==> inputs of run a <==
## Top
module Top(clk, rst, Trig, Echo, distance, sel);
input clk, rst, Echo;
output Trig;
output [6:0] distance;
output [3:0] sel;
wire [19:0] dis;
wire [1:0] state;
wire clk_1k;
counter_1000 u3(.clk(clk), .rst(rst), .clkout(clk_1k), .statechange(state));
TrigSignal u1(.clk_1m(clk), .rst(rst), .trig(Trig));
PosCounter u2(.clk_1m(clk), .rst(rst), .echo(Echo), .dis_count(dis));
Showdigit u4(.in(dis),.LED_activating_counter(state),.out1(distance[6:0]),.out2(sel[3:0]));
endmodule  
make LEC_CHECK=0 CAP_MARGIN=20 CORE_MARGIN=2 CORE_UTILIZATION=40 PLACE_DENSITY=0.6 SLEW_MARGIN=20 finish   # period 1000.0 ns
run.sh (not shown) runs the stock make flow with config.mk's settings and CLKGATE_MAP_FILE=.
==> run b (differences from run a) <==
Settings changed: CORE_UTILIZATION 40 to 65, CTS_CLUSTER_DIAMETER from default to 374.
==> flow/constraint.sdc (replaced) <==
create_clock -name core_clock -period 903.0 [get_ports {clk}]
set_input_delay 180.6000 -clock core_clock [delete_from_list [all_inputs] [get_ports {clk}]]
set_output_delay 180.6000 -clock core_clock [all_outputs]
set_load 0.01 [all_outputs]
==> comparison <==
- Run a produced a clean layout. Run b produced a clean layout.
- Between run a and run b, the lower hold slack is in run b (gap 0.010 ns).
- In run b the non-clock buffer count is lower than in run a, by 3.
- Of run a and run b, run a has the higher clock skew (gap 0.0028 ns).
- Between run b and run a, the lower critical path depth is in run b (gap 3).
- Of run a and run b, run a has the higher die area (gap 61%, measured against run b).

* * *

==> v30: inputs <==
Starting RTL as in the previous note.
// Top
module Top(clk, rst, Trig, Echo, distance, sel);
input clk, rst, Echo;
output Trig;
output [6:0] distance;
output [3:0] sel;
wire [19:0] dis;
wire [1:0] state;
wire clk_1k;
counter_1000 u3(.clk(clk), .rst(rst), .clkout(clk_1k), .statechange(state));
TrigSignal u1(.clk_1m(clk), .rst(rst), .trig(Trig));
PosCounter u2(.clk_1m(clk), .rst(rst), .echo(Echo), .dis_count(dis));
Showdigit u4(.in(dis),.LED_activating_counter(state),.out1(distance[6:0]),.out2(sel[3:0]));
endmodule  
export LEC_CHECK = 0
export ABC_AREA = 1
export CAP_MARGIN = 40
export CORE_MARGIN = 2
export CORE_UTILIZATION = 72
export CTS_CLUSTER_DIAMETER = 191
export CTS_CLUSTER_SIZE = 13
export PLACE_DENSITY_LB_ADDON = 0.28
export SLEW_MARGIN = 40
create_clock -name core_clock -period 163.0 [get_ports {clk}]
==> v23 (differences from v30) <==
ABC_AREA = unset   (was 1)
CAP_MARGIN = 20   (was 40)
CTS_CLUSTER_DIAMETER = 41   (was 191)
CTS_CLUSTER_SIZE = unset   (was 13)
HOLD_SLACK_MARGIN = -0.1   (was unset)
PLACE_DENSITY_LB_ADDON = unset   (was 0.28)
SLEW_MARGIN = 20   (was 40)
TNS_END_PERCENT = 40   (was unset)
==> flow/constraint.sdc (replaced) <==
create_clock -name core_clock -period 756.0 [get_ports {clk}]
set_input_delay 151.2000 -clock core_clock [delete_from_list [all_inputs] [get_ports {clk}]]
set_output_delay 151.2000 -clock core_clock [all_outputs]
set_load 0.01 [all_outputs]
==> v15 (differences from v30) <==
ABC_AREA = unset   (was 1)
CAP_MARGIN = 20   (was 40)
CORE_ASPECT_RATIO = 0.9   (was unset)
CORE_UTILIZATION = 40   (was 72)
CTS_CLUSTER_DIAMETER = 170   (was 191)
CTS_CLUSTER_SIZE = 43   (was 13)
PLACE_DENSITY = 0.6   (was unset)
PLACE_DENSITY_LB_ADDON = unset   (was 0.28)
SLEW_MARGIN = 20   (was 40)
==> flow/constraint.sdc (replaced) <==
create_clock -name core_clock -period 1000.0 [get_ports {clk}]
set_input_delay 200.0000 -clock core_clock [delete_from_list [all_inputs] [get_ports {clk}]]
set_output_delay 200.0000 -clock core_clock [all_outputs]
set_load 0.01 [all_outputs]
==> out/summary.txt <==
Worst skew pair latency: 0.34 ns
Placed Area: 0.02891 mm2
Post-DP HPWL: 62510 um
Outcome: timing/DRC/antenna clean
Synth logic family: AND-OR/OR-AND gates
the above is filed under v15

==> out/summary.txt <==
Post-DP HPWL: 63470 um
Synth logic family: simple AND/OR/NAND/NOR gates
Startpoint type of the worst setup path: flip-flop
Outcome: timing/DRC/antenna clean
Worst skew pair latency: 0.35 ns
Placed Area: 0.03229 mm2
Simple-gate portion of the synthesized area: 0.4739
the above is filed under v30

==> out/summary.txt <==
Synth logic family: AND-OR/OR-AND gates
Worst skew pair latency: 0.34 ns
Worst stage delay on the critical path: 0.91 ns
Outcome: timing/DRC/antenna clean
Placed Area: 0.02829 mm2
Logic inverters: 139
the above is filed under v23

